==> flow/design.v <==
module CORDIC_tanInv_sqrt(
    output [15:0] X0,   
    output [15:0] Y0,   
    output [15:0] Z0,   
    input  [15:0] Xin,
    input  [15:0] Yin,
    input  [15:0] Zin,   
    input  clk
);
    wire signed [15:0] x_reg [15:0];
    wire signed [15:0] y_reg [15:0];
    wire signed [15:0] z_reg [15:0];
    wire [15:0] x_reg_sh [15:0];
    wire [15:0] y_reg_sh [15:0];
    wire [15:0] sum_x [15:0];
    wire [15:0] sum_y [15:0];
    wire [15:0] sum_z [15:0];
    wire [15:0] y_co;
    wire [15:0] alpha[15:0];
    assign alpha[0]  = 16'h1921;
    assign alpha[1]  = 16'h0ed6;
    assign alpha[2]  = 16'h07d6;
    assign alpha[3]  = 16'h03fa;
    assign alpha[4]  = 16'h01ff;
    assign alpha[5]  = 16'h00ff;
    assign alpha[6]  = 16'h007f;
    assign alpha[7]  = 16'h003f;
    assign alpha[8]  = 16'h001f;
    assign alpha[9]  = 16'h000f;
    assign alpha[10] = 16'h0007;
    assign alpha[11] = 16'h0003;
    assign alpha[12] = 16'h0001;
    assign alpha[13] = 16'h0001;
    assign alpha[14] = 16'h0001;
    assign alpha[15] = 16'h0000;
    Register rx0(x_reg[0], Xin, clk);
    Register ry0(y_reg[0], Yin, clk);
    Register rz0(z_reg[0], Zin, clk);
    assign x_reg_sh[0] = x_reg[0] >>> 0;
    assign y_reg_sh[0] = y_reg[0] >>> 0;
    not n0(y_co[0], y_reg[0][15]);   
    adder_sub ax0(sum_x[0], , x_reg[0], y_reg_sh[0], y_reg[0][15]);
    adder_sub ay0(sum_y[0], , y_reg[0], x_reg_sh[0], y_co[0]);
    adder_sub az0(sum_z[0], , z_reg[0], alpha[0], y_reg[0][15]);
    genvar i;
    generate
        for (i=1; i<16; i=i+1) begin : vectoring_stages
            Register rx(x_reg[i], sum_x[i-1], clk);
            Register ry(y_reg[i], sum_y[i-1], clk);
            Register rz(z_reg[i], sum_z[i-1], clk);
            assign x_reg_sh[i] = x_reg[i] >>> i;
            assign y_reg_sh[i] = y_reg[i] >>> i;
            not yn(y_co[i], y_reg[i][15]);
            adder_sub ax(sum_x[i], , x_reg[i], y_reg_sh[i], y_reg[i][15]);
            adder_sub ay(sum_y[i], , y_reg[i], x_reg_sh[i], y_co[i]);
            adder_sub az(sum_z[i], , z_reg[i], alpha[i], y_reg[i][15]);
        end
    endgenerate
    Register rx16(X0, sum_x[15], clk);
    Register ry16(Y0, sum_y[15], clk);
    Register rz16(Z0, sum_z[15], clk);
endmodule
module adder_sub(
    output signed [15:0] sum,
    output               carry,     
    input  signed [15:0] in1,
    input  signed [15:0] in2,
    input                cin        
);
    assign carry = 0;   
    assign sum = cin ? (in1 - in2) : (in1 + in2);
endmodule
module Register(
    output reg [15:0] q,
    input      [15:0] d,
    input             clk
);
    always @(posedge clk) begin
        q <= d;
    end
endmodule
==> flow/run.sh <==
#!/bin/bash
# the make line also repeats each setting of config.mk as NAME=value (left out here)
make -C /OpenROAD-flow-scripts/flow DESIGN_CONFIG=/design/flow/config.mk WORK_HOME=/design/flow/orfs CLKGATE_MAP_FILE= finish
==> flow/config.mk <==
export PLATFORM = sky130hd
export DESIGN_NAME = CORDIC_tanInv_sqrt
export DESIGN_NICKNAME = CORDIC_tanInv_sqrt
export VERILOG_FILES = /design/flow/design.v
export SDC_FILE = /design/flow/constraint.sdc
export NUM_CORES = 4
export LEC_CHECK = 0
export CAP_MARGIN = 40
export CORE_MARGIN = 2
export CORE_UTILIZATION = 70
export CTS_CLUSTER_SIZE = 35
export SETUP_SLACK_MARGIN = 0.84
export SLEW_MARGIN = 20
export TNS_END_PERCENT = 5
==> flow/constraint.sdc <==
create_clock -name core_clock -period 3.33 [get_ports {clk}]
set_input_delay 0.6660 -clock core_clock [delete_from_list [all_inputs] [get_ports {clk}]]
set_output_delay 0.6660 -clock core_clock [all_outputs]
set_load 0.01 [all_outputs]
==> metrics.sh, run 1 <==
OUTCOME='timing/DRC/antenna clean'
GRT_UTIL_ALL_LAYERS_PCT=30.4
YS_FF=815
GRT_SETUP_UNREPAIRED='true'
REPORT.FINAL.HOLD_VIOL_COUNT=0
FINALCLOCKPERIODUSAGE_PCT=91.4
ANTENNA-DIODE-COUNT=0
WORST_SETUP_PATH_ENDPOINT='vectoring_stages[12].ry.q[15]$_DFF_P_'
SYNTH_COMPOUND_GATE_AREA_SHARE_PCT=19.8
CHIPWIDTH_UM=277
INITIAL_ANTENNA_VIOLATION_COUNT=0
CLOCK.LATENCY.LATE_PIN_PS=650
IOPINCOUNT=97
ROW_COUNT=100
CP_SLOWEST_STAGE_DELAY_PS=410
WHS_ENDPOINT='rz16.q[2]$_DFF_P_'
YOSYS-MUX-AREA-FRACTION_PCT=0.807
NETLIST.TOP_CELL.BY_INSTANCES='sky130_fd_sc_hd__dfxtp_1'
CRITICAL_PATH.REG2REG.STARTPOINT='vectoring_stages[11].rx.q[11]$_DFF_P_'
CTSHTREEMAXLEVEL=3
SYNTH-ASYNC-RESET-RATIO_PCT=0
TIMING_WORST_SLEW_PIN_VALUE_PS=652
SETUP-TNS-FINAL_PS=0
NETLIST_INSTANCES=5796
CTS_TREE='built'
NUMPORTBUFFERS=96
CRITICAL_PATH.MOST_COMMON_CELL='sky130_fd_sc_hd__ha_4'
GP_CONGESTION=0.920
MAXIMUM_CAPACITANCE_VIOLATIONS=0
FIN_SKEW_PS=23.2
POST_SYNTH_MAIN_AREA_CONTRIBUTORS='sky130_fd_sc_hd__dfxtp_1 (31%), sky130_fd_sc_hd__ha_1 (19%), sky130_fd_sc_hd__xnor2_1 (8.8%), sky130_fd_sc_hd__a21oi_1 (5.6%), sky130_fd_sc_hd__xor2_1 (4.1%)'
DATA_REQUIRED_TIME_AT_THE_WORST_ENDPOINT_PS=3860
MIN_PATH_TYPE='flop to flop'
MINIMUM_CLOCK_PERIOD_PS=3040
FLOP_CELL='sky130_fd_sc_hd__dfxtp_1'
DIE-HEIGHT_UM=277
SYNTHESIS.YOSYS.WARNINGS=2
FIRST_GLOBAL_VIAS=41700
GRT_FIRST_PASS_WIRELENGTH_MM=197
SYNTH.YOSYS.NUM_CELLS=5796
DETAIL_ROUTE.FIRST_PASS.ITERATIONS=6
GRT-OVFL-TOTAL=0
AREA_FRACTION_IN_AND_OR_NAND_AND_NOR_CELLS_PCT=11.9
DRC_ERRORS=0
POST_SYNTH_XOR_AREA_FRACTION_PCT=13.0
ROUTED_WIRE_LENGTH_PER_INSTANCE_UM=17.6
PLACED_WIRE_LENGTH_ESTIMATE_MM=90.5
DR.FIRST_ITER.DRC_COUNT=2497
POSTSYNTHSEQSHARE_PCT=31.2
SYNTH.TOP_CELLS.BY_COUNT='sky130_fd_sc_hd__dfxtp_1 (815), sky130_fd_sc_hd__ha_1 (775), sky130_fd_sc_hd__a21oi_1 (589)'
SYNTH-ADDER-AREA-SHARE_PCT=20.4
DRT-VIAS-PER-INSTANCE=5.99
SYN_AREA_PER_CELL_UM2=9.01
PATH_DELAY_FAMILY='AND-OR/OR-AND gates'
TIMING.RR.END='vectoring_stages[12].ry.q[15]$_DFF_P_'
YS_TYPES=80
SLEW_VIOLATIONS=0
ARRIVAL_PS=3580
PATH_BUFFERS=1
ENDPOINT_KIND='flop'
FP_UTIL_PCT=70.4
N_FILL_CELL=4468
GRT_MAX_DEGREE=34
CTS-BUFFERS-INSERTED=86
ROUTED_WIRE_LENGTH_MM=127
LOG.WARNING_COUNT=91
CTS_ROOT_BUF='sky130_fd_sc_hd__clkbuf_16'
WORSTSETUPSTARTPOINT='vectoring_stages[11].rx.q[11]$_DFF_P_'
MIN_DELAY_PATH_DEPTH=0
DIE_AREA_MM2=0.0768
MAX_FREQ_GHz=0.329
TIMING.MAX_SLEW.REL_SLACK_PCT=56.1
CTS.CLK_SLEW.WORST_PATHS_PS=70
CTS_HOLD_BUFFERS=0
PATH_CLASS='flop to flop'
SYNTH.YOSYS.CHIP_AREA_MM2=0.0522
CRIT_PATH_START_KIND='flop'
VIAS=43400
TOP_AREA_SHARE_PCT=31.2
ENABLE_FLOP_CELLS=0
NUM-NETS-FINAL=7076
CORE_AREA_MM2=0.0742
FINALSETUPVIOLATIONS=0
CLOCK-SINKS=815
ANTENNA_LEFT=0
LAYOUT-AREA-OVERHEAD-VS-SYNTH_PCT=19.1
WORST-R2R-CELL-COUNT=14
SYNTH_AREA_LEADER_CELL='sky130_fd_sc_hd__dfxtp_1'
TIMING.CRITICAL_PATH.FANOUT_MAX=5
CRITICAL_PATH_CELL_COUNT=14
CLOCK_PATH_BUFFERS=3
SYN_AREA_MM2=0.0522
FINISH.CELL_COUNT_WITHOUT_FILLERS=7243
HOLD_PATH.STARTPOINT='vectoring_stages[15].rz.q[2]$_DFF_P_'
FINISH.UTILIZATION_PCT=83.8
PLACE_INST=6886
WORSTPATHCELLLIST='inv_4, ha_4, nand3_4, ha_4, a21oi_4, ha_4, a21oi_4, o211ai_1, and3_1, a221o_1, a21oi_2, o21ai_2, a2111oi_4, nor3_1'
WORST_PATH_MAX_DELAY_CELL='sky130_fd_sc_hd__dfxtp_4'
SYNTHESIS.NETS=6668
LOGIC_FAMILY='adder cells'
R2R_SLACK_PS=290
==> repair_timing <==
item | 4_1_cts | 5_1_grt
cloned | 0 | 2
pin swaps | 132 | 164
resized | 254 | 382
setup buffers | 77 | 120
setup endpoints to repair | 326 | 364
==> metal layers <==
layer,vias to the layer above,part of all wire (%),routed length (um),track usage [%]
li1,21500,-,-,-
met1,20400,40,51100,34.5
met2,1166,51,65200,56.4
met3,388,4.1,5260,4.06
met4,0,4.5,5750,13.9
met5,-,0,0,0
==> final cells by class <==
cell class	instances	area, um2	area share, %
clock buffers	115	2400	3.86
repair inverters	1	5.00	0.00805
flip-flops and latches	815	16500	26.6
clock inverters	43	602	0.967
repair buffers	385	3270	5.25
inverters	333	1290	2.08
multi-input cells	4582	36900	59.3
well taps	969	1210	1.95
==> through the flow <==
stage	hold slack (ps)	setup slack, ps	area [um2]
after detailed placement	312	42.1	55100
final	326	288	62200
after global routing	332	108	62200
after floorplan	310	430	52700
after global placement	310	128	55100
after CTS	326	312	59600
==> inputs of run 2 (changes only) <==
Settings changed: ABC_AREA from default to 1, CAP_MARGIN 40 to 20, CORE_ASPECT_RATIO from default to 0.54, CORE_UTILIZATION 70 to 40, CTS_CLUSTER_SIZE 35 to default, SETUP_SLACK_MARGIN 0.84 to 1.11.
Clock period 3.33 ns to 4.04 ns, I/O delays scaled along.
==> run 2 against run 1 <==
- clock-buffer cell count decreased by 10
- non-clock buffer count shrank 262
- global-route usage decreased by 7.4 points
- final cell count up 45%
- critical path type unchanged
- flip-flop count did not move
- die size increased by 96%
==> metrics.sh, run 2 <==
SYNTHESIS.NETS=9231  # +38%
YS_TYPES=42  # -48%
WHS_ENDPOINT='rz16.q[10]$_DFF_P_'
FINALINSTANCEAREA_MM2=0.0656  # +5.4%
GRT_FIRST_PASS_WIRELENGTH_MM=278  # +41%
CTS.CLK_SLEW.WORST_PATHS_PS=70  # about the same
MIN_PATH_TYPE='flop to flop'
CTSHTREEMAXLEVEL=3  # unchanged
FINALSETUPVIOLATIONS=0  # unchanged
ARRIVAL_PS=3490  # -90 ps
SYNTH_COMPOUND_GATE_AREA_SHARE_PCT=10.3  # -9.6 points
SYNTH.YOSYS.CHIP_AREA_MM2=0.0591  # +13%
GRT_SETUP_UNREPAIRED='true'
DRC_ERRORS=0  # unchanged
MAXIMUM_CAPACITANCE_VIOLATIONS=0  # unchanged
MINIMUM_CLOCK_PERIOD_PS=2940  # -100 ps
DRT-VIAS-PER-INSTANCE=5.15  # -14%
TIMING.MAX_SLEW.REL_SLACK_PCT=37.6  # -18 points
TIMING.CRITICAL_PATH.FANOUT_MAX=3  # -2
LOGIC_FAMILY='simple AND/OR/NAND/NOR gates'
PLACED_WIRE_LENGTH_ESTIMATE_MM=147  # +63%
DIE_AREA_MM2=0.151  # +96%
POST_SYNTH_XOR_AREA_FRACTION_PCT=9.59  # -3.4 points
WORST-R2R-CELL-COUNT=12  # -2
ENDPOINT_KIND='flop'
NUM-NETS-FINAL=9395  # +33%
CTS_TREE='built'
CLOCK_PATH_BUFFERS=3  # unchanged
OUTCOME='timing/DRC/antenna clean'
ANTENNA_LEFT=0  # unchanged
AREA_FRACTION_IN_AND_OR_NAND_AND_NOR_CELLS_PCT=27.0  # +15 points
POSTSYNTHSEQSHARE_PCT=27.6  # -3.6 points
R2R_SLACK_PS=1100  # +810 ps
NETLIST.TOP_CELL.BY_INSTANCES='sky130_fd_sc_hd__nand2_1'
GRT_MAX_DEGREE=33  # -2.9%
MIN_DELAY_PATH_DEPTH=0  # unchanged
GRT-OVFL-TOTAL=0  # unchanged
GP_CONGESTION=0.998  # +8.5%
CRITICAL_PATH_CELL_COUNT=12  # -2
DIE-HEIGHT_UM=286  # +3.3%
WORST_PATH_MAX_DELAY_CELL='sky130_fd_sc_hd__o21ai_0'
SYN_AREA_MM2=0.0591  # +13%
VIAS=54200  # +25%
CTS_ROOT_BUF='sky130_fd_sc_hd__clkbuf_16'
WORSTSETUPSTARTPOINT='vectoring_stages[11].ry.q[11]$_DFF_P_'
ROW_COUNT=103  # +3.0%
CRITICAL_PATH.MOST_COMMON_CELL='sky130_fd_sc_hd__nand2_1'
INITIAL_ANTENNA_VIOLATION_COUNT=2  # +2
SYNTH_AREA_LEADER_CELL='sky130_fd_sc_hd__dfxtp_1'
SYNTH.YOSYS.NUM_CELLS=8359  # +44%
FP_UTIL_PCT=40.3  # -30 points
FINAL_WORST_SETUP_SLACK_PS=1100  # +810 ps
CRITICAL_PATH.REG2REG.STARTPOINT='vectoring_stages[11].ry.q[11]$_DFF_P_'
SYNTH-ADDER-AREA-SHARE_PCT=18.0  # -2.4 points
LOG.WARNING_COUNT=88  # -3.3%
PATH_CLASS='flop to flop'
CLOCK-SINKS=815  # unchanged
DETAIL_ROUTE.FIRST_PASS.ITERATIONS=9  # +3
WORSTPATHCELLLIST='inv_1, ha_1, o21ai_0, ha_1, nand3_1, nand2_1, nand3_1, nand2_1, nand3b_1, nand2_1, nand2_1, nand2_1'
HOLD_PATH.STARTPOINT='vectoring_stages[15].rz.q[10]$_DFF_P_'
CTS_HOLD_BUFFERS=0  # unchanged
CRIT_PATH_START_KIND='flop'
PATH_DELAY_FAMILY='simple AND/OR/NAND/NOR gates'
YS_FF=815  # unchanged
TIMING.RR.END='vectoring_stages[12].rx.q[15]$_DFF_P_'
POST_SYNTH_MAIN_AREA_CONTRIBUTORS='sky130_fd_sc_hd__dfxtp_1 (28%), sky130_fd_sc_hd__ha_1 (16%), sky130_fd_sc_hd__nand2_1 (14%), sky130_fd_sc_hd__xor2_1 (8.0%), sky130_fd_sc_hd__inv_1 (7.0%)'
YOSYS-MUX-AREA-FRACTION_PCT=0.0339  # -0.77 points
TOP_AREA_SHARE_PCT=27.6  # -3.6 points
FLOP_CELL='sky130_fd_sc_hd__dfxtp_1'
CLOCK.LATENCY.LATE_PIN_PS=700  # +50 ps
DR.FIRST_ITER.DRC_COUNT=6260  # +150%
WORST_SETUP_PATH_ENDPOINT='vectoring_stages[12].rx.q[15]$_DFF_P_'
LAYOUT-AREA-OVERHEAD-VS-SYNTH_PCT=11.1
FIN_SKEW_PS=44.1  # +20.9 ps
DPL_WORST_SLACK_PS=1060  # +1020 ps
PATH_BUFFERS=1  # unchanged
NUMPORTBUFFERS=96  # unchanged
CTS-BUFFERS-INSERTED=85  # -1.2%
FIRST_GLOBAL_VIAS=48700  # +17%
TIMING_WORST_SLEW_PIN_VALUE_PS=926  # +274 ps
SLEW_VIOLATIONS=0  # unchanged
ROUTED_WIRE_LENGTH_PER_INSTANCE_UM=16.9  # -4.0%
SYNTH.TOP_CELLS.BY_COUNT='sky130_fd_sc_hd__nand2_1 (2267), sky130_fd_sc_hd__inv_1 (1103), sky130_fd_sc_hd__dfxtp_1 (815)'
SETUP-TNS-FINAL_PS=0  # unchanged
SYNTH-ASYNC-RESET-RATIO_PCT=0  # unchanged
ENABLE_FLOP_CELLS=0  # unchanged
GRT_UTIL_ALL_LAYERS_PCT=23.1  # -7.4 points
FINALCLOCKPERIODUSAGE_PCT=72.8  # -19 points
DPL_CELL_AREA_MM2=0.0624  # +13%
DATA_REQUIRED_TIME_AT_THE_WORST_ENDPOINT_PS=4590  # +730 ps
MAX_FREQ_GHz=0.340  # +3.4%
SYN_AREA_PER_CELL_UM2=7.07  # -22%
CORE_AREA_MM2=0.146  # +97%
CP_SLOWEST_STAGE_DELAY_PS=720  # +310 ps
ROUTED_WIRE_LENGTH_MM=178  # +40%
IOPINCOUNT=97  # unchanged
REPORT.FINAL.HOLD_VIOL_COUNT=0  # unchanged
NETLIST_INSTANCES=8359  # +44%
SYNTHESIS.YOSYS.WARNINGS=2  # unchanged
CHIPWIDTH_UM=527  # +90%
[run 2: through the flow]
stage               cells  hold WS (ps)  util (%)
finish              10500           326      44.8
global route        10500           331      44.8
CTS                 10500           327      44.7
detailed placement  10400           312      42.6
global placement    10400           314      42.6
floorplan            8359           310         -
[run 2: layout make-up]
type,count,area [um2]
Fill cell,14800,80800
Multi-Input combinational cell,6386,38400
Sequential cell,815,16300
Inverter,1110,4180
Tap cell,1942,2430
Clock buffer,105,2360
Timing Repair Buffer,123,1160
Clock inverter,51,713
Timing Repair inverter,2,12.5
Antenna cell,2,5.00
[run 2: timing repair]
action / CTS / global route
hold endpoints to repair: 0 / 0
setup buffers: 0 / 5
resized: 1 / 23
cloned: 0 / 2
endpoints found under the setup margin: 6 / 126
pin swaps: 0 / 1
[run 2: metal layers]
layer	wire (um)	track usage, %
met1	103000	41.2
met4	1610	2.70
met5	0	0
met3	23000	7.89
met2	50200	23.9
==> inputs of run 3 (changes only) <==
Settings changed: CORE_UTILIZATION 40 to 45, PLACE_DENSITY_LB_ADDON from default to 0.11.
Clock period 4.04 ns to 3.86 ns, I/O delays scaled along.
==> run 3 against run 2 <==
- still clean on timing, DRC and antenna
- wire length down 0.73%
- clock skew down 19 ps
- first-iteration DRC count down 9.1%
- cell area about the same
- critical path depth unchanged
- global-route usage up 2.7 points
- final cell count down 1.9%
- worst setup slack better by 15 ps
- area after synthesis unchanged
- die size down 11%
- largest cell class unchanged
==> metrics.sh, run 3 <==
OUTCOME='timing/DRC/antenna clean'
FIN_SKEW_PS=25.1  # -19.0 ps
CTS_ROOT_BUF='sky130_fd_sc_hd__clkbuf_16'
SYNTH-ASYNC-RESET-RATIO_PCT=0  # unchanged
CRITICAL_PATH_CELL_COUNT=12  # unchanged
CTS_HOLD_BUFFERS=0  # unchanged
GP_CONGESTION=0.963  # -3.5%
CTS_TREE='built'
NUMPORTBUFFERS=96  # unchanged
CLOCK-SINKS=815  # unchanged
NUM-NETS-FINAL=9406  # +0.12%
CRITICAL_PATH.MOST_COMMON_CELL='sky130_fd_sc_hd__nand2_1'
LOG.WARNING_COUNT=88  # unchanged
NETLIST_INSTANCES=8359  # unchanged
ROUTED_WIRE_LENGTH_PER_INSTANCE_UM=17.1  # +1.2%
DATA_REQUIRED_TIME_AT_THE_WORST_ENDPOINT_PS=4450  # -140 ps
ENABLE_FLOP_CELLS=0  # unchanged
FINALCLOCKPERIODUSAGE_PCT=71.2  # -1.7 points
MIN_PATH_TYPE='flop to flop'
CLOCK_PATH_BUFFERS=3  # unchanged
GRT_FIRST_PASS_WIRELENGTH_MM=277  # -0.38%
GRT_MAX_DEGREE=41  # +24%
SYN_AREA_PER_CELL_UM2=7.07  # unchanged
ARRIVAL_PS=3330  # -160 ps
YS_FF=815  # unchanged
POSTSYNTHSEQSHARE_PCT=27.6  # unchanged
FP_UTIL_PCT=45.4  # +5.1 points
HOLD_PATH.STARTPOINT='vectoring_stages[15].rz.q[11]$_DFF_P_'
SYNTHESIS.YOSYS.WARNINGS=2  # unchanged
CORE_AREA_MM2=0.130  # -11%
WORSTSETUPSTARTPOINT='vectoring_stages[1].rx.q[1]$_DFF_P_'
MIN_DELAY_PATH_DEPTH=0  # unchanged
FINISH.UTILIZATION_PCT=50.5  # +5.7 points
YOSYS-MUX-AREA-FRACTION_PCT=0.0339  # unchanged
CTS.CLK_SLEW.WORST_PATHS_PS=70  # about the same
GRT-OVFL-TOTAL=0  # unchanged
SYN_AREA_MM2=0.0591  # unchanged
DRT-VIAS-PER-INSTANCE=5.19  # +0.88%
TIMING.HOLD.WS_PS=326  # -0.293 ps
YS_TYPES=42  # unchanged
ROUTED_WIRE_LENGTH_MM=176  # -0.73%
WORST_PATH_MAX_DELAY_CELL='sky130_fd_sc_hd__dfxtp_1'
GRT_UTIL_ALL_LAYERS_PCT=25.8  # +2.7 points
DRC_ERRORS=0  # unchanged
PLACED_WIRE_LENGTH_ESTIMATE_MM=146  # -1.1%
SLEW_VIOLATIONS=0  # unchanged
DR.FIRST_ITER.DRC_COUNT=5692  # -9.1%
R2R_SLACK_PS=1110  # about the same
SYNTH-ADDER-AREA-SHARE_PCT=18.0  # unchanged
PATH_BUFFERS=2  # +1
PATH_CLASS='flop to flop'
DIE-HEIGHT_UM=270  # -5.6%
CTS-BUFFERS-INSERTED=86  # +1.2%
SYNTH.TOP_CELLS.BY_COUNT='sky130_fd_sc_hd__nand2_1 (2267), sky130_fd_sc_hd__inv_1 (1103), sky130_fd_sc_hd__dfxtp_1 (815)'
REPORT.FINAL.HOLD_VIOL_COUNT=0  # unchanged
WHS_ENDPOINT='rz16.q[11]$_DFF_P_'
WORSTPATHCELLLIST='inv_1, ha_1, nand4_1, nand2_1, xnor2_1, ha_1, nand2_1, inv_1, a21oi_1, nand2_1, a21oi_1, xnor2_1'
MAXIMUM_CAPACITANCE_VIOLATIONS=0  # unchanged
CHIPWIDTH_UM=497  # -5.7%
PATH_DELAY_FAMILY='simple AND/OR/NAND/NOR gates'
TIMING.CRITICAL_PATH.FANOUT_MAX=4  # +1
NETLIST.TOP_CELL.BY_INSTANCES='sky130_fd_sc_hd__nand2_1'
POST_SYNTH_MAIN_AREA_CONTRIBUTORS='sky130_fd_sc_hd__dfxtp_1 (28%), sky130_fd_sc_hd__ha_1 (16%), sky130_fd_sc_hd__nand2_1 (14%), sky130_fd_sc_hd__xor2_1 (8.0%), sky130_fd_sc_hd__inv_1 (7.0%)'
ENDPOINT_KIND='flop'
CLOCK.LATENCY.LATE_PIN_PS=710  # about the same
WORST-R2R-CELL-COUNT=12  # unchanged
IOPINCOUNT=97  # unchanged
SYNTH_COMPOUND_GATE_AREA_SHARE_PCT=10.3  # unchanged
SYNTH_AREA_LEADER_CELL='sky130_fd_sc_hd__dfxtp_1'
DIE_AREA_MM2=0.134  # -11%
PLACE_INST=10200  # -2.0%
MAX_FREQ_GHz=0.364  # +7.1%
ANTENNA_LEFT=0  # unchanged
FLOP_CELL='sky130_fd_sc_hd__dfxtp_1'
SYNTHESIS.NETS=9231  # unchanged
LAYOUT-AREA-OVERHEAD-VS-SYNTH_PCT=11.0  # about the same
FINISH.CELL_COUNT_WITHOUT_FILLERS=10300  # -1.9%
SETUP-TNS-FINAL_PS=0  # unchanged
MINIMUM_CLOCK_PERIOD_PS=2750  # -195 ps
POST_SYNTH_XOR_AREA_FRACTION_PCT=9.59  # unchanged
DETAIL_ROUTE.FIRST_PASS.ITERATIONS=8  # -1
N_FILL_CELL=12900  # -13%
ROW_COUNT=97  # -5.8%
GRT_SETUP_UNREPAIRED='true'
FIRST_GLOBAL_VIAS=48100  # -1.3%
LOGIC_FAMILY='simple AND/OR/NAND/NOR gates'
FINALSETUPVIOLATIONS=0  # unchanged
CRITICAL_PATH.REG2REG.STARTPOINT='vectoring_stages[1].rx.q[1]$_DFF_P_'
AREA_FRACTION_IN_AND_OR_NAND_AND_NOR_CELLS_PCT=27.0  # unchanged
INITIAL_ANTENNA_VIOLATION_COUNT=8  # +6
CTSHTREEMAXLEVEL=3  # unchanged
CRIT_PATH_START_KIND='flop'
TIMING.MAX_SLEW.REL_SLACK_PCT=49.0  # +11 points
SYNTH.YOSYS.CHIP_AREA_MM2=0.0591  # unchanged
CP_SLOWEST_STAGE_DELAY_PS=480  # -240 ps
SYNTH.YOSYS.NUM_CELLS=8359  # unchanged
TIMING.RR.END='vectoring_stages[2].ry.q[11]$_DFF_P_'
TOP_AREA_SHARE_PCT=27.6  # unchanged
TIMING_WORST_SLEW_PIN_VALUE_PS=757  # -169 ps
VIAS=53700  # -1.1%
WORST_SETUP_PATH_ENDPOINT='vectoring_stages[2].ry.q[11]$_DFF_P_'
-- run 3: per-layer routing --
metal	part of all wire (%)	global-route usage (%)	routed length [um]	up-vias
li1	-	-	-	27500
met1	59	47.0	104000	24000
met2	29	26.6	50300	2006
met3	11	6.99	20000	123
met4	1.0	3.36	1760	2
met5	0.0068	0	12	-
-- run 3: metrics by stage --
step	area, um2	setup WS [ps]
detailed placement	62100	950
floorplan	59100	1350
global placement	62100	882
global route	65600	929
finish	65600	1110
CTS	65200	947
-- run 3: layout make-up --
type | instances | area [um2] | area share [%]
antenna | 1 | 2.50 | 0.00382
inverter | 1110 | 4190 | 6.39
clock inverter | 46 | 666 | 1.01
timing repair buffer | 135 | 1280 | 1.96
clock buffer | 109 | 2360 | 3.60
sequential | 815 | 16300 | 24.9
tap | 1732 | 2170 | 3.30
multi-input combinational | 6386 | 38600 | 58.8
-- run 3: timing repair --
action,CTS,global route
gates resized,1,88
pin swaps,0,11
endpoints found under the setup margin,25,200
cloned,0,0
setup buffers,0,14
==> inputs of run 4 (changes only) <==
Settings changed: ABC_AREA 1 to 0, CELL_PAD_IN_SITES_DETAIL_PLACEMENT from default to 2, CORE_ASPECT_RATIO 0.54 to 0.55, CORE_UTILIZATION 45 to 70, CTS_CLUSTER_DIAMETER from default to 50, GPL_ROUTABILITY_DRIVEN from default to 0, MIN_ROUTING_LAYER from default to met1, PLACE_DENSITY_LB_ADDON 0.11 to 0.26, SETUP_SLACK_MARGIN 1.11 to -0.38, TNS_END_PERCENT 5 to default.
Clock period 3.86 ns to 6.02 ns, I/O delays scaled along.
==> run 4 against run 3 <==
- the flow now stops in detailed placement (3_5_place_dp)
- synthesized cell count decreased by 31%
- area after synthesis decreased by 12%
- die size decreased by 43%
==> metrics.sh, run 4 <==
OUTCOME='did not finish'
SYNTHESIS.YOSYS.WARNINGS=2  # unchanged
SYNTH-ASYNC-RESET-RATIO_PCT=0  # unchanged
NETLIST_INSTANCES=5796  # -31%
POST_SYNTH_XOR_AREA_FRACTION_PCT=13.0  # +3.4 points
SYN_AREA_PER_CELL_UM2=9.01  # +28%
LOGIC_FAMILY='adder cells'
CORE_AREA_MM2=0.0741  # -43%
IOPINCOUNT=97  # unchanged
YS_TYPES=80  # +90%
ERROR='Error: detail_place.tcl, 38 bad optional access'
YS_FF=815  # unchanged
POSTSYNTHSEQSHARE_PCT=31.2  # +3.6 points
SYNTH_COMPOUND_GATE_AREA_SHARE_PCT=19.8  # +9.6 points
TOP_AREA_SHARE_PCT=31.2  # +3.6 points
FP_UTIL_PCT=70.5  # +25 points
SYNTH.YOSYS.NUM_CELLS=5796  # -31%
OUTCOME.STOP_STAGE='detailed placement (3_5_place_dp)'
NETLIST.TOP_CELL.BY_INSTANCES='sky130_fd_sc_hd__dfxtp_1'
SYNTH.TOP_CELLS.BY_COUNT='sky130_fd_sc_hd__dfxtp_1 (815), sky130_fd_sc_hd__ha_1 (775), sky130_fd_sc_hd__a21oi_1 (589)'
SYNTH.YOSYS.CHIP_AREA_MM2=0.0522  # -12%
SYNTH_AREA_LEADER_CELL='sky130_fd_sc_hd__dfxtp_1'
AREA_FRACTION_IN_AND_OR_NAND_AND_NOR_CELLS_PCT=11.9  # -15 points
ENABLE_FLOP_CELLS=0  # unchanged
DIE_AREA_MM2=0.0769  # -43%
CHIPWIDTH_UM=372  # -25%
SYN_AREA_MM2=0.0522  # -12%
ROW_COUNT=74  # -24%
DIE-HEIGHT_UM=207  # -24%
FLOP_CELL='sky130_fd_sc_hd__dfxtp_1'
SYNTH-ADDER-AREA-SHARE_PCT=20.4  # +2.4 points
YOSYS-MUX-AREA-FRACTION_PCT=0.807  # +0.77 points
POST_SYNTH_MAIN_AREA_CONTRIBUTORS='sky130_fd_sc_hd__dfxtp_1 (31%), sky130_fd_sc_hd__ha_1 (19%), sky130_fd_sc_hd__xnor2_1 (8.8%), sky130_fd_sc_hd__a21oi_1 (5.6%), sky130_fd_sc_hd__xor2_1 (4.1%)'
NUMPORTBUFFERS=96  # unchanged
SYNTHESIS.NETS=6668  # -28%
run 4: through the flow:
stage | setup WS, ps | hold WS, ps
after global placement | 2000 | 313
after floorplan | 2430 | 310
==> inputs of run 5 (changes only) <==
Settings changed: ABC_AREA 0 to 1, CAP_MARGIN 20 to 40, CELL_PAD_IN_SITES_DETAIL_PLACEMENT 2 to default, CORE_ASPECT_RATIO 0.55 to 0.5, CORE_UTILIZATION 70 to 72, CTS_CLUSTER_DIAMETER 50 to 374, CTS_CLUSTER_SIZE from default to 95, GPL_ROUTABILITY_DRIVEN 0 to default, MIN_ROUTING_LAYER met1 to default, PLACE_DENSITY from default to 0.4, PLACE_DENSITY_LB_ADDON 0.26 to default, SETUP_SLACK_MARGIN -0.38 to 0.8.
Clock period 6.02 ns to 2.7 ns, I/O delays scaled along.
==> run 5 against run 4 <==
- the run fails in global routing (5_1_grt)
- die size increased by 9.8%
- synthesized cell count increased by 44%
- area after synthesis increased by 13%
==> metrics.sh, run 5 <==
CORE_AREA_MM2=0.0814  # +9.9%
SYNTH.TOP_CELLS.BY_COUNT='sky130_fd_sc_hd__nand2_1 (2267), sky130_fd_sc_hd__inv_1 (1103), sky130_fd_sc_hd__dfxtp_1 (815)'
FP_UTIL_PCT=72.6  # +2.1 points
CLOCK-SINKS=815
SYNTHESIS.YOSYS.WARNINGS=2  # unchanged
LOGIC_FAMILY='simple AND/OR/NAND/NOR gates'
SYNTH-ADDER-AREA-SHARE_PCT=18.0  # -2.4 points
SYNTHESIS.NETS=9231  # +38%
CTS_ROOT_BUF='sky130_fd_sc_hd__clkbuf_16'
PLACE_INST=9532
DIE-HEIGHT_UM=207  # about the same
FLOP_CELL='sky130_fd_sc_hd__dfxtp_1'
NETLIST.TOP_CELL.BY_INSTANCES='sky130_fd_sc_hd__nand2_1'
SYNTH.YOSYS.CHIP_AREA_MM2=0.0591  # +13%
ROW_COUNT=74  # unchanged
ENABLE_FLOP_CELLS=0  # unchanged
DPL_WORST_SLACK_PS=207
POST_SYNTH_MAIN_AREA_CONTRIBUTORS='sky130_fd_sc_hd__dfxtp_1 (28%), sky130_fd_sc_hd__ha_1 (16%), sky130_fd_sc_hd__nand2_1 (14%), sky130_fd_sc_hd__xor2_1 (8.0%), sky130_fd_sc_hd__inv_1 (7.0%)'
CLOCK_PATH_BUFFERS=3
SYNTH.YOSYS.NUM_CELLS=8359  # +44%
POST_SYNTH_XOR_AREA_FRACTION_PCT=9.59  # -3.4 points
SYN_AREA_MM2=0.0591  # +13%
CTSHTREEMAXLEVEL=1
PLACED_WIRE_LENGTH_ESTIMATE_MM=112
GP_CONGESTION=0.973
YS_FF=815  # unchanged
NUMPORTBUFFERS=96  # unchanged
GRT-OVFL-TOTAL=13
GRT_UTIL_ALL_LAYERS_PCT=69.1
DIE_AREA_MM2=0.0845  # +9.8%
TOP_AREA_SHARE_PCT=27.6  # -3.6 points
YS_TYPES=42  # -48%
AREA_FRACTION_IN_AND_OR_NAND_AND_NOR_CELLS_PCT=27.0  # +15 points
POSTSYNTHSEQSHARE_PCT=27.6  # -3.6 points
OUTCOME='did not finish'
CTS-BUFFERS-INSERTED=12
OUTCOME.STOP_STAGE='global routing (5_1_grt)'
YOSYS-MUX-AREA-FRACTION_PCT=0.0339  # -0.77 points
SYN_AREA_PER_CELL_UM2=7.07  # -22%
ERROR='[ERROR GRT-0116] Global routing finished with congestion. Check the congestion regions in the DRC Viewer.'
IOPINCOUNT=97  # unchanged
SYNTH_AREA_LEADER_CELL='sky130_fd_sc_hd__dfxtp_1'
SYNTH-ASYNC-RESET-RATIO_PCT=0  # unchanged
SYNTH_COMPOUND_GATE_AREA_SHARE_PCT=10.3  # -9.6 points
CHIPWIDTH_UM=409  # +9.9%
NETLIST_INSTANCES=8359  # +44%
DPL_CELL_AREA_MM2=0.0639
==> run 5: what timing repair did <==
action | CTS
cloned | 3
resized | 1671
pin swaps | 820
buffers inserted | 517
hold buffers | 0
setup endpoints to repair | 529
==> run 5: per-layer routing <==
layer / GRT usage (%) / GRT overflow
met5: 36.7 / 0
met4: 66.8 / 3
met3: 54.2 / 8
met2: 88.9 / 2
met1: 66.3 / 0
==> inputs of run 6 (changes only) <==
Settings changed: CAP_MARGIN 40 to 20, CORE_ASPECT_RATIO 0.5 to default, CTS_CLUSTER_DIAMETER 374 to 370, CTS_CLUSTER_SIZE 95 to 100, SETUP_SLACK_MARGIN 0.8 to default.
Clock period 2.7 ns to 2.27 ns, I/O delays scaled along.
==> run 6 against run 5 <==
- the run again fails in global routing (5_1_grt)
- area after synthesis is the same
- die size fell by 0.17%
- synthesized cell count unchanged
==> metrics.sh, run 6 <==
OUTCOME='did not finish'
OUTCOME.STOP_STAGE='global routing (5_1_grt)'
ERROR='[ERROR GRT-0232] Routing congestion too high. Check the congestion heatmap in the GUI.'
FP_UTIL_PCT=72.4  # -0.18 points
LOGIC_FAMILY='simple AND/OR/NAND/NOR gates'
PLACED_WIRE_LENGTH_ESTIMATE_MM=127  # +13%
SYNTH_COMPOUND_GATE_AREA_SHARE_PCT=10.3  # unchanged
CORE_AREA_MM2=0.0816  # +0.24%
TOP_AREA_SHARE_PCT=27.6  # unchanged
GRT-OVFL-TOTAL=1509
SYNTH.YOSYS.NUM_CELLS=8359  # unchanged
CLOCK-SINKS=815  # unchanged
SYNTH.TOP_CELLS.BY_COUNT='sky130_fd_sc_hd__nand2_1 (2267), sky130_fd_sc_hd__inv_1 (1103), sky130_fd_sc_hd__dfxtp_1 (815)'
SYNTH_AREA_LEADER_CELL='sky130_fd_sc_hd__dfxtp_1'
YS_FF=815  # unchanged
GRT_UTIL_ALL_LAYERS_PCT=91.1
FLOP_CELL='sky130_fd_sc_hd__dfxtp_1'
SYN_AREA_MM2=0.0591  # unchanged
AREA_FRACTION_IN_AND_OR_NAND_AND_NOR_CELLS_PCT=27.0  # unchanged
POST_SYNTH_XOR_AREA_FRACTION_PCT=9.59  # unchanged
GP_CONGESTION=0.997  # +2.4%
NUMPORTBUFFERS=96  # unchanged
DIE-HEIGHT_UM=290  # +41%
NETLIST_INSTANCES=8359  # unchanged
DPL_WORST_SLACK_PS=-307  # -514 ps
SYNTHESIS.YOSYS.WARNINGS=2  # unchanged
SYN_AREA_PER_CELL_UM2=7.07  # unchanged
YS_TYPES=42  # unchanged
SYNTH.YOSYS.CHIP_AREA_MM2=0.0591  # unchanged
CLOCK_PATH_BUFFERS=3  # unchanged
ENABLE_FLOP_CELLS=0  # unchanged
CTS-BUFFERS-INSERTED=12  # unchanged
CHIPWIDTH_UM=290  # -29%
SYNTHESIS.NETS=9231  # unchanged
SYNTH-ASYNC-RESET-RATIO_PCT=0  # unchanged
YOSYS-MUX-AREA-FRACTION_PCT=0.0339  # unchanged
DIE_AREA_MM2=0.0843  # -0.17%
CTSHTREEMAXLEVEL=1  # unchanged
IOPINCOUNT=97  # unchanged
ROW_COUNT=105  # +42%
SYNTH-ADDER-AREA-SHARE_PCT=18.0  # unchanged
CTS_ROOT_BUF='sky130_fd_sc_hd__clkbuf_16'
POST_SYNTH_MAIN_AREA_CONTRIBUTORS='sky130_fd_sc_hd__dfxtp_1 (28%), sky130_fd_sc_hd__ha_1 (16%), sky130_fd_sc_hd__nand2_1 (14%), sky130_fd_sc_hd__xor2_1 (8.0%), sky130_fd_sc_hd__inv_1 (7.0%)'
NETLIST.TOP_CELL.BY_INSTANCES='sky130_fd_sc_hd__nand2_1'
POSTSYNTHSEQSHARE_PCT=27.6  # unchanged
CTS_HOLD_BUFFERS=0  # unchanged
run 6: timing repair:
item                                    4_1_cts
endpoints found under the setup margin      196
pin swaps                                   317
resized                                     630
setup buffers                               103
run 6: layer usage:
| layer | GRT usage [%] | GRT overflow |
|---|---|---|
| met1 | 87.0 | 57 |
| met2 | 103 | 891 |
| met3 | 82.1 | 72 |
| met4 | 96.6 | 479 |
| met5 | 66.6 | 10 |
run 6: stage by stage:
step,instances,TNS [ps],cell area [um2]
floorplan,8359,-28.9,59100
global placement,10100,-5220,65800
detailed placement,10100,-15560,65800
CTS,10200,-2240,69500
==> inputs of run 7 (changes only) <==
Settings changed: CAP_MARGIN 20 to 15, CELL_PAD_IN_SITES_DETAIL_PLACEMENT from default to 2, CELL_PAD_IN_SITES_GLOBAL_PLACEMENT from default to 1, CORE_ASPECT_RATIO from default to 0.92, CORE_MARGIN 2 to 3, CORE_UTILIZATION 72 to 55, CTS_CLUSTER_DIAMETER 370 to 219, CTS_CLUSTER_SIZE 100 to 19, GPL_TIMING_DRIVEN from default to 1, MAX_ROUTING_LAYER from default to met4, PLACE_DENSITY 0.4 to default, SETUP_SLACK_MARGIN from default to 0.88, SLEW_MARGIN 20 to 5.
Clock period 2.27 ns to 3.8 ns, I/O delays scaled along.
==> run 7 against run 6 <==
- the flow stops in detailed placement (3_5_place_dp)
- area after synthesis unchanged
- die size up 32%
- synthesized cell count unchanged
==> metrics.sh, run 7 <==
OUTCOME.STOP_STAGE='detailed placement (3_5_place_dp)'
DIE_AREA_MM2=0.111  # +32%
SYNTH.YOSYS.CHIP_AREA_MM2=0.0591  # unchanged
ERROR='[ERROR DPL-0033] detailed placement checks failed during check placement.'
GP_CONGESTION=0.937  # -6.0%
POST_SYNTH_MAIN_AREA_CONTRIBUTORS='sky130_fd_sc_hd__dfxtp_1 (28%), sky130_fd_sc_hd__ha_1 (16%), sky130_fd_sc_hd__nand2_1 (14%), sky130_fd_sc_hd__xor2_1 (8.0%), sky130_fd_sc_hd__inv_1 (7.0%)'
YS_FF=815  # unchanged
ENABLE_FLOP_CELLS=0  # unchanged
LOGIC_FAMILY='simple AND/OR/NAND/NOR gates'
FLOP_CELL='sky130_fd_sc_hd__dfxtp_1'
DIE-HEIGHT_UM=320  # +10%
ROW_COUNT=114  # +8.6%
SYNTH.YOSYS.NUM_CELLS=8359  # unchanged
NUMPORTBUFFERS=96  # unchanged
POST_SYNTH_XOR_AREA_FRACTION_PCT=9.59  # unchanged
SYN_AREA_MM2=0.0591  # unchanged
YOSYS-MUX-AREA-FRACTION_PCT=0.0339  # unchanged
SYNTH_AREA_LEADER_CELL='sky130_fd_sc_hd__dfxtp_1'
YS_TYPES=42  # unchanged
CHIPWIDTH_UM=348  # +20%
OUTCOME='did not finish'
NETLIST.TOP_CELL.BY_INSTANCES='sky130_fd_sc_hd__nand2_1'
SYNTHESIS.YOSYS.WARNINGS=2  # unchanged
SYNTH_COMPOUND_GATE_AREA_SHARE_PCT=10.3  # unchanged
TOP_AREA_SHARE_PCT=27.6  # unchanged
POSTSYNTHSEQSHARE_PCT=27.6  # unchanged
NETLIST_INSTANCES=8359  # unchanged
IOPINCOUNT=97  # unchanged
AREA_FRACTION_IN_AND_OR_NAND_AND_NOR_CELLS_PCT=27.0  # unchanged
SYNTHESIS.NETS=9231  # unchanged
FP_UTIL_PCT=55.8  # -17 points
CORE_AREA_MM2=0.106  # +30%
SYN_AREA_PER_CELL_UM2=7.07  # unchanged
SYNTH-ADDER-AREA-SHARE_PCT=18.0  # unchanged
SYNTH-ASYNC-RESET-RATIO_PCT=0  # unchanged
SYNTH.TOP_CELLS.BY_COUNT='sky130_fd_sc_hd__nand2_1 (2267), sky130_fd_sc_hd__inv_1 (1103), sky130_fd_sc_hd__dfxtp_1 (815)'
run 7: per-stage QoR:
| stage | setup WS [ps] |
|---|---|
| floorplan | 1290 |
| global placement | 955 |
==> inputs of run 8 (changes only) <==
Settings changed: CAP_MARGIN 15 to 0, CELL_PAD_IN_SITES_DETAIL_PLACEMENT 2 to default, CELL_PAD_IN_SITES_GLOBAL_PLACEMENT 1 to default, CORE_ASPECT_RATIO 0.92 to default, CORE_MARGIN 3 to 2, CORE_UTILIZATION 55 to 72, CTS_CLUSTER_DIAMETER 219 to 390, CTS_CLUSTER_SIZE 19 to 10, GPL_TIMING_DRIVEN 1 to default, MAX_ROUTING_LAYER met4 to default, PLACE_DENSITY from default to 0.4, SETUP_SLACK_MARGIN 0.88 to default, SLEW_MARGIN 5 to 20, TNS_END_PERCENT from default to 5.
Clock period 3.8 ns to 2.53 ns, I/O delays scaled along.
==> run 8 against run 7 <==
- now fails the layout checks on negative setup slack
- synthesized cell count stayed put
- area after synthesis stayed put
- die size is 24% lower
==> metrics.sh, run 8 <==
CRIT_PATH_START_KIND='flop'
WORST-R2R-CELL-COUNT=15
CLOCK.LATENCY.LATE_PIN_PS=680
DIE_AREA_MM2=0.0843  # -24%
MULTIINPUTGATEAREA_MM2=0.0395
GRT_SETUP_UNREPAIRED='true'
LAYOUT-AREA-OVERHEAD-VS-SYNTH_PCT=11.5
CTS_HOLD_BUFFERS=0
POSTSYNTHSEQSHARE_PCT=27.6  # unchanged
NETLIST.TOP_CELL.BY_INSTANCES='sky130_fd_sc_hd__nand2_1'
SYNTHESIS.NETS=9231  # unchanged
CTS-BUFFERS-INSERTED=91
SYNTH-ADDER-AREA-SHARE_PCT=18.0  # unchanged
SYNTH.YOSYS.CHIP_AREA_MM2=0.0591  # unchanged
PLACED_WIRE_LENGTH_ESTIMATE_MM=120
SLEW_VIOLATIONS=0
VIAS=55700
CHIPWIDTH_UM=290  # -16%
GP_CONGESTION=0.983  # +5.0%
WHS_ENDPOINT='rz0.q[13]$_DFF_P_'
FLOP_CELL='sky130_fd_sc_hd__dfxtp_1'
FIRST_GLOBAL_VIAS=53400
DIE-HEIGHT_UM=290  # -9.3%
FINALSETUPVIOLATIONS=7
TIMING.HOLD.WS_PS=272
MAXIMUM_CAPACITANCE_VIOLATIONS=0
ENABLE_FLOP_CELLS=0  # unchanged
CRITICAL_PATH.REG2REG.STARTPOINT='vectoring_stages[5].ry.q[7]$_DFF_P_'
TIMING.CRITICAL_PATH.FANOUT_MAX=4
ANTENNA-DIODE-COUNT=0
REPORT.FINAL.HOLD_VIOL_COUNT=0
NETLIST_INSTANCES=8359  # unchanged
FINISH.UTILIZATION_PCT=80.7
WORSTPATHCELLLIST='inv_1, nand3_1, nor2_2, nor2_1, a21oi_1, xnor2_1, inv_1, ha_1, nand2_1, o21bai_1, nor2b_1, nor2_1, nand2_1, nand2_1, nand2_1'
SEQ_AREA_MM2=0.0163
MINIMUM_CLOCK_PERIOD_PS=2580
AREA_FRACTION_IN_AND_OR_NAND_AND_NOR_CELLS_PCT=27.0  # unchanged
CTS_ROOT_BUF='sky130_fd_sc_hd__clkbuf_16'
CTS.CLK_SLEW.WORST_PATHS_PS=60
MIN_PATH_TYPE='input port to flop'
DPL_CELL_AREA_MM2=0.0621
LOGIC_FAMILY='simple AND/OR/NAND/NOR gates'
PATH_DELAY_FAMILY='simple AND/OR/NAND/NOR gates'
YOSYS-MUX-AREA-FRACTION_PCT=0.0339  # unchanged
TIMING.RR.END='vectoring_stages[6].rx.q[15]$_DFF_P_'
MAX_FREQ_GHz=0.388
LAYOUT.FAILED_CHECKS='negative setup slack'
CTSHTREEMAXLEVEL=3
IOPINCOUNT=97  # unchanged
CRITICAL_PATH.MOST_COMMON_CELL='sky130_fd_sc_hd__nand2_1'
ENDPOINT_KIND='flop'
DPL_WORST_SLACK_PS=-168
NUMPORTBUFFERS=96  # unchanged
GRT_MAX_DEGREE=31
INITIAL_ANTENNA_VIOLATION_COUNT=0
POST_SYNTH_MAIN_AREA_CONTRIBUTORS='sky130_fd_sc_hd__dfxtp_1 (28%), sky130_fd_sc_hd__ha_1 (16%), sky130_fd_sc_hd__nand2_1 (14%), sky130_fd_sc_hd__xor2_1 (8.0%), sky130_fd_sc_hd__inv_1 (7.0%)'
POST_SYNTH_XOR_AREA_FRACTION_PCT=9.59  # unchanged
DRT-VIAS-PER-INSTANCE=5.73
FP_UTIL_PCT=72.4  # +17 points
NUM-NETS-FINAL=9525
DETAIL_ROUTE.FIRST_PASS.ITERATIONS=8
WORSTSETUPSTARTPOINT='vectoring_stages[5].ry.q[7]$_DFF_P_'
SYNTH_AREA_LEADER_CELL='sky130_fd_sc_hd__dfxtp_1'
SYNTH.YOSYS.NUM_CELLS=8359  # unchanged
LOG.WARNING_COUNT=90
SYN_AREA_PER_CELL_UM2=7.07  # unchanged
OUTCOME='finished with violations'
GRT_FIRST_PASS_WIRELENGTH_MM=250
FIN_SKEW_PS=20.0
CRITICAL_PATH_CELL_COUNT=15
WORST_PATH_MAX_DELAY_CELL='sky130_fd_sc_hd__ha_1'
SYNTHESIS.YOSYS.WARNINGS=2  # unchanged
FINAL_WORST_SETUP_SLACK_PS=-50.5
ANTENNA_LEFT=0
CORE_AREA_MM2=0.0816  # -23%
ROUTED_WIRE_LENGTH_MM=155
TIMING.MAX_SLEW.REL_SLACK_PCT=65.4
SYNTH-ASYNC-RESET-RATIO_PCT=0  # unchanged
SYNTH_COMPOUND_GATE_AREA_SHARE_PCT=10.3  # unchanged
CLOCK_PATH_BUFFERS=3
PATH_CLASS='flop to flop'
CLOCK-SINKS=815
CTS_TREE='built'
YS_FF=815  # unchanged
TOP_AREA_SHARE_PCT=27.6  # unchanged
YS_TYPES=42  # unchanged
HOLD_PATH.STARTPOINT='Zin[13]'
WORST_SETUP_PATH_ENDPOINT='vectoring_stages[6].rx.q[15]$_DFF_P_'
FINALINSTANCEAREA_MM2=0.0659
FINALCLOCKPERIODUSAGE_PCT=102
DRC_ERRORS=0
ROW_COUNT=105  # -7.9%
SYNTH.TOP_CELLS.BY_COUNT='sky130_fd_sc_hd__nand2_1 (2267), sky130_fd_sc_hd__inv_1 (1103), sky130_fd_sc_hd__dfxtp_1 (815)'
MIN_DELAY_PATH_DEPTH=1
ARRIVAL_PS=3130
N_FILL_CELL=5689
GRT-OVFL-TOTAL=0
SYN_AREA_MM2=0.0591  # unchanged
DATA_REQUIRED_TIME_AT_THE_WORST_ENDPOINT_PS=3080
ROUTED_WIRE_LENGTH_PER_INSTANCE_UM=16.0
DR.FIRST_ITER.DRC_COUNT=4039
R2R_SLACK_PS=-50
TIMING_WORST_SLEW_PIN_VALUE_PS=514
GRT_UTIL_ALL_LAYERS_PCT=35.2
PATH_BUFFERS=2
CP_SLOWEST_STAGE_DELAY_PS=350
## run 8: repair_timing
action	CTS	global route
pin swaps	4	54
endpoints found under the setup margin	19	164
gates resized	16	303
buffers inserted	1	18
## run 8: layout make-up
| cell class | count | share of cell area, % |
|---|---|---|
| Clock buffer | 92 | 3.50 |
| Clock inverter | 6 | 0.112 |
| Inverter | 1110 | 6.35 |
| Multi-Input combinational cell | 6386 | 59.9 |
| Sequential cell | 815 | 24.8 |
| Tap cell | 1070 | 2.03 |
| Timing Repair Buffer | 249 | 3.25 |
## run 8: per-stage QoR
| stage | instances | TNS (ps) |
|---|---|---|
| floorplan | 8359 | 0 |
| global placement | 9611 | -141 |
| detailed placement | 9611 | -411 |
| CTS | 9710 | -114 |
| global route | 9728 | -7380 |
| finish | 9728 | -188 |
## run 8: per-layer routing
| metal | up-vias | global-route usage [%] | routed length [um] |
|---|---|---|---|
| li1 | 27700 | - | - |
| met4 | 0 | 16.2 | 7390 |
| met1 | 25500 | 42.5 | 63800 |
| met3 | 465 | 4.43 | 9790 |
| met2 | 2015 | 62.3 | 74400 |
| met5 | - | 0 | 0 |
==> inputs of run 9 (changes only) <==
Settings changed: ABC_AREA 1 to default, CAP_MARGIN 0 to 20, CELL_PAD_IN_SITES_DETAIL_PLACEMENT from default to 1, CORE_ASPECT_RATIO from default to 1.38, CORE_UTILIZATION 72 to 52, CTS_CLUSTER_DIAMETER 390 to default, CTS_CLUSTER_SIZE 10 to default, GPL_ROUTABILITY_DRIVEN from default to 1, MIN_ROUTING_LAYER from default to met2, PLACE_DENSITY 0.4 to default, PLACE_DENSITY_LB_ADDON from default to 0.08, TNS_END_PERCENT 5 to 45.
Clock period 2.53 ns to 2.3 ns, I/O delays scaled along.
==> run 9 against run 8 <==
- the flow now stops in clock tree synthesis (4_1_cts)
- die size increased by 22%
- synthesized cell count decreased by 31%
- area after synthesis decreased by 12%
==> metrics.sh, run 9 <==
FLOP_CELL='sky130_fd_sc_hd__dfxtp_1'
OUTCOME='did not finish'
NETLIST.TOP_CELL.BY_INSTANCES='sky130_fd_sc_hd__dfxtp_1'
AREA_FRACTION_IN_AND_OR_NAND_AND_NOR_CELLS_PCT=11.9  # -15 points
ENABLE_FLOP_CELLS=0  # unchanged
SYNTH.YOSYS.NUM_CELLS=5796  # -31%
OUTCOME.STOP_STAGE='clock tree synthesis (4_1_cts)'
YOSYS-MUX-AREA-FRACTION_PCT=0.807  # +0.77 points
CORE_AREA_MM2=0.0995  # +22%
YS_TYPES=80  # +90%
LOGIC_FAMILY='adder cells'
POST_SYNTH_XOR_AREA_FRACTION_PCT=13.0  # +3.4 points
SYNTH.YOSYS.CHIP_AREA_MM2=0.0522  # -12%
SYNTH-ADDER-AREA-SHARE_PCT=20.4  # +2.4 points
PLACED_WIRE_LENGTH_ESTIMATE_MM=177  # +47%
DIE-HEIGHT_UM=376  # +30%
ERROR='[ERROR DPL-0033] detailed placement checks failed during check placement.'
YS_FF=815  # unchanged
NETLIST_INSTANCES=5796  # -31%
SYN_AREA_MM2=0.0522  # -12%
SYNTH.TOP_CELLS.BY_COUNT='sky130_fd_sc_hd__dfxtp_1 (815), sky130_fd_sc_hd__ha_1 (775), sky130_fd_sc_hd__a21oi_1 (589)'
SYNTHESIS.YOSYS.WARNINGS=2  # unchanged
SYNTH-ASYNC-RESET-RATIO_PCT=0  # unchanged
SYNTHESIS.NETS=6668  # -28%
TOP_AREA_SHARE_PCT=31.2  # +3.6 points
ROW_COUNT=136  # +30%
GP_CONGESTION=0.962  # -2.2%
DPL_CELL_AREA_MM2=0.0694  # +12%
CHIPWIDTH_UM=274  # -5.7%
SYNTH_COMPOUND_GATE_AREA_SHARE_PCT=19.8  # +9.6 points
FP_UTIL_PCT=52.5  # -20 points
POSTSYNTHSEQSHARE_PCT=31.2  # +3.6 points
SYNTH_AREA_LEADER_CELL='sky130_fd_sc_hd__dfxtp_1'
POST_SYNTH_MAIN_AREA_CONTRIBUTORS='sky130_fd_sc_hd__dfxtp_1 (31%), sky130_fd_sc_hd__ha_1 (19%), sky130_fd_sc_hd__xnor2_1 (8.8%), sky130_fd_sc_hd__a21oi_1 (5.6%), sky130_fd_sc_hd__xor2_1 (4.1%)'
IOPINCOUNT=97  # unchanged
SYN_AREA_PER_CELL_UM2=9.01  # +28%
NUMPORTBUFFERS=96  # unchanged
DIE_AREA_MM2=0.103  # +22%
run 9: stage by stage:
step                      setup slack [ps]  hold slack, ps  instances
after floorplan                       -594             310       5796
after global placement                -780             310       8782
after detailed placement             -1030             314       8782
==> inputs of run 10 (changes only) <==
Settings changed: CAP_MARGIN 20 to 5, CELL_PAD_IN_SITES_DETAIL_PLACEMENT 1 to default, CORE_ASPECT_RATIO 1.38 to default, CORE_UTILIZATION 52 to 72, GPL_ROUTABILITY_DRIVEN 1 to default, MIN_ROUTING_LAYER met2 to default, PLACE_DENSITY from default to 0.65, PLACE_DENSITY_LB_ADDON 0.08 to default, TNS_END_PERCENT 45 to default.
Clock period 2.3 ns to 2.81 ns, I/O delays scaled along.
==> run 10 against run 9 <==
- the run fails in global routing (5_1_grt)
- synthesized cell count unchanged
- area after synthesis unchanged
- die size decreased by 27%
==> metrics.sh, run 10 <==
GP_CONGESTION=0.964  # +0.18%
SYNTH_COMPOUND_GATE_AREA_SHARE_PCT=19.8  # unchanged
FLOP_CELL='sky130_fd_sc_hd__dfxtp_1'
DPL_CELL_AREA_MM2=0.0594  # -14%
PLACE_INST=7425  # -15%
SYNTH-ADDER-AREA-SHARE_PCT=20.4  # unchanged
NETLIST_INSTANCES=5796  # unchanged
CORE_AREA_MM2=0.0716  # -28%
ENABLE_FLOP_CELLS=0  # unchanged
CTS-BUFFERS-INSERTED=87
YS_FF=815  # unchanged
SYN_AREA_PER_CELL_UM2=9.01  # unchanged
PLACED_WIRE_LENGTH_ESTIMATE_MM=101  # -43%
SYNTHESIS.NETS=6668  # unchanged
LOGIC_FAMILY='adder cells'
CTSHTREEMAXLEVEL=3
DIE_AREA_MM2=0.0747  # -27%
CLOCK-SINKS=815
NETLIST.TOP_CELL.BY_INSTANCES='sky130_fd_sc_hd__dfxtp_1'
ROW_COUNT=98  # -28%
CHIPWIDTH_UM=273  # -0.16%
YS_TYPES=80  # unchanged
CTS_ROOT_BUF='sky130_fd_sc_hd__clkbuf_16'
SYNTH-ASYNC-RESET-RATIO_PCT=0  # unchanged
GRT-OVFL-TOTAL=570
SYNTHESIS.YOSYS.WARNINGS=2  # unchanged
NUMPORTBUFFERS=96  # unchanged
IOPINCOUNT=97  # unchanged
CTS_HOLD_BUFFERS=0
SYNTH.TOP_CELLS.BY_COUNT='sky130_fd_sc_hd__dfxtp_1 (815), sky130_fd_sc_hd__ha_1 (775), sky130_fd_sc_hd__a21oi_1 (589)'
GRT_UTIL_ALL_LAYERS_PCT=85.4
CLOCK_PATH_BUFFERS=3
OUTCOME='did not finish'
POSTSYNTHSEQSHARE_PCT=31.2  # unchanged
AREA_FRACTION_IN_AND_OR_NAND_AND_NOR_CELLS_PCT=11.9  # unchanged
ERROR='[ERROR GRT-0232] Routing congestion too high. Check the congestion heatmap in the GUI.'
DIE-HEIGHT_UM=273  # -27%
YOSYS-MUX-AREA-FRACTION_PCT=0.807  # unchanged
POST_SYNTH_XOR_AREA_FRACTION_PCT=13.0  # unchanged
FP_UTIL_PCT=72.9  # +20 points
TOP_AREA_SHARE_PCT=31.2  # unchanged
SYN_AREA_MM2=0.0522  # unchanged
POST_SYNTH_MAIN_AREA_CONTRIBUTORS='sky130_fd_sc_hd__dfxtp_1 (31%), sky130_fd_sc_hd__ha_1 (19%), sky130_fd_sc_hd__xnor2_1 (8.8%), sky130_fd_sc_hd__a21oi_1 (5.6%), sky130_fd_sc_hd__xor2_1 (4.1%)'
SYNTH.YOSYS.NUM_CELLS=5796  # unchanged
OUTCOME.STOP_STAGE='global routing (5_1_grt)'
SYNTH.YOSYS.CHIP_AREA_MM2=0.0522  # unchanged
SYNTH_AREA_LEADER_CELL='sky130_fd_sc_hd__dfxtp_1'
run 10: repair_timing:
item                                   4_1_cts
setup endpoints to repair                  148
gates cloned                                 1
endpoints found under the hold margin        0
pin swaps                                  186
resized                                    352
setup buffers                               90
run 10: stage by stage:
stage	setup slack, ps	hold slack, ps
4_1_cts	-218	317
2_1_floorplan	-96.2	310
3_3_place_gp	-157	310
3_5_place_dp	-321	312
run 10: per-layer routing:
metal / track usage (%) / GRT overflow
met4: 89.1 / 227
met2: 98.1 / 262
met3: 75.4 / 43
met1: 82.5 / 37
met5: 54.4 / 1
==> inputs of run 11 (changes only) <==
Settings changed: ABC_AREA from default to 1, CAP_MARGIN 5 to 20, CTS_CLUSTER_DIAMETER from default to 397, PLACE_DENSITY 0.65 to default, SETUP_SLACK_MARGIN from default to 0.38.
Clock period 2.81 ns to 3.19 ns, I/O delays scaled along.
==> run 11 against run 10 <==
- now clean on timing, DRC and antenna
- area after synthesis grew 13%
- synthesized cell count rose by 44%
- die size up 13%
==> metrics.sh, run 11 <==
OUTCOME='timing/DRC/antenna clean'
CHIPWIDTH_UM=290  # +6.3%
PATH_BUFFERS=1
LOGIC_FAMILY='simple AND/OR/NAND/NOR gates'
YS_FF=815  # unchanged
CTS_TREE='built'
IOPINCOUNT=97  # unchanged
PATH_DELAY_FAMILY='AND-OR/OR-AND gates'
SYNTH.TOP_CELLS.BY_COUNT='sky130_fd_sc_hd__nand2_1 (2267), sky130_fd_sc_hd__inv_1 (1103), sky130_fd_sc_hd__dfxtp_1 (815)'
TIMING.CRITICAL_PATH.FANOUT_MAX=4
CRITICAL_PATH_CELL_COUNT=11
NETLIST.TOP_CELL.BY_INSTANCES='sky130_fd_sc_hd__nand2_1'
GP_CONGESTION=0.980  # +1.6%
WORST_SETUP_PATH_ENDPOINT='vectoring_stages[7].ry.q[10]$_DFF_P_'
POST_SYNTH_MAIN_AREA_CONTRIBUTORS='sky130_fd_sc_hd__dfxtp_1 (28%), sky130_fd_sc_hd__ha_1 (16%), sky130_fd_sc_hd__nand2_1 (14%), sky130_fd_sc_hd__xor2_1 (8.0%), sky130_fd_sc_hd__inv_1 (7.0%)'
PLACE_INST=9507  # +28%
SYNTH.YOSYS.NUM_CELLS=8359  # +44%
SYNTH_COMPOUND_GATE_AREA_SHARE_PCT=10.3  # -9.6 points
GRT_MAX_DEGREE=31
DRC_ERRORS=0
CORE_AREA_MM2=0.0816  # +14%
NETLIST_INSTANCES=8359  # +44%
POST_SYNTH_XOR_AREA_FRACTION_PCT=9.59  # -3.4 points
LAYOUT-AREA-OVERHEAD-VS-SYNTH_PCT=9.54
NUMPORTBUFFERS=96  # unchanged
PATH_CLASS='flop to flop'
GRT-OVFL-TOTAL=0
PLACED_WIRE_LENGTH_ESTIMATE_MM=120  # +19%
R2R_SLACK_PS=470
SYNTHESIS.YOSYS.WARNINGS=2  # unchanged
ARRIVAL_PS=3250
FLOP_CELL='sky130_fd_sc_hd__dfxtp_1'
DIE-HEIGHT_UM=290  # +6.3%
CTS_ROOT_BUF='sky130_fd_sc_hd__clkbuf_16'
CTSHTREEMAXLEVEL=3  # unchanged
DETAIL_ROUTE.FIRST_PASS.ITERATIONS=6
MAX_FREQ_GHz=0.367
ROW_COUNT=105  # +7.1%
SYNTH-ASYNC-RESET-RATIO_PCT=0  # unchanged
N_FILL_CELL=5878
ENABLE_FLOP_CELLS=0  # unchanged
SYNTH-ADDER-AREA-SHARE_PCT=18.0  # -2.4 points
POSTSYNTHSEQSHARE_PCT=27.6  # -3.6 points
YOSYS-MUX-AREA-FRACTION_PCT=0.0339  # -0.77 points
ROUTED_WIRE_LENGTH_MM=152
YS_TYPES=42  # -48%
HOLD_PATH.STARTPOINT='vectoring_stages[3].rz.q[0]$_DFF_P_'
SYNTHESIS.NETS=9231  # +38%
SYN_AREA_MM2=0.0591  # +13%
WORST_PATH_MAX_DELAY_CELL='sky130_fd_sc_hd__ha_1'
CTS-BUFFERS-INSERTED=90  # +3.4%
FINALSETUPVIOLATIONS=0
FP_UTIL_PCT=72.4  # -0.53 points
MIN_PATH_TYPE='flop to flop'
CLOCK_PATH_BUFFERS=3  # unchanged
SYNTH.YOSYS.CHIP_AREA_MM2=0.0591  # +13%
TIMING_WORST_SLEW_PIN_VALUE_PS=699
MIN_DELAY_PATH_DEPTH=0
GRT_FIRST_PASS_WIRELENGTH_MM=251
FINISH.CELL_COUNT_WITHOUT_FILLERS=9675
DIE_AREA_MM2=0.0843  # +13%
AREA_FRACTION_IN_AND_OR_NAND_AND_NOR_CELLS_PCT=27.0  # +15 points
GRT_UTIL_ALL_LAYERS_PCT=35.2
CLOCK-SINKS=815  # unchanged
WHS_ENDPOINT='vectoring_stages[4].rz.q[0]$_DFF_P_'
TOP_AREA_SHARE_PCT=27.6  # -3.6 points
SYNTH_AREA_LEADER_CELL='sky130_fd_sc_hd__dfxtp_1'
SYN_AREA_PER_CELL_UM2=7.07  # -22%
[run 11: layout make-up]
class	count	share of cell area, %
repair buffers	129	1.87
flip-flops and latches	815	25.2
clock buffers	122	3.92
inverters	1110	6.45
multi-input cells	6386	59.5
clock inverters	43	0.938
well taps	1070	2.07
[run 11: timing repair]
action,CTS,global route
gates resized,0,56
buffers inserted,0,3
hold buffers,0,0
setup endpoints to repair,0,71
[run 11: metal layers]
metal / part of all wire (%) / vias to the layer above / global-route usage (%)
met5: 0 / - / 0
met4: 4.6 / 0 / 16.1
met3: 6.2 / 460 / 4.83
met2: 48 / 1959 / 62.7
met1: 41 / 24900 / 42.0
li1: - / 27500 / -
[run 11: stage by stage]
step,setup WS (ps),instance area (um2),utilization (%)
2_1_floorplan,680,59100,-
3_3_place_gp,455,61300,75.2
3_5_place_dp,469,61300,75.2
4_1_cts,434,64500,79.0
5_1_grt,211,64700,79.3
6_report,469,64700,79.3
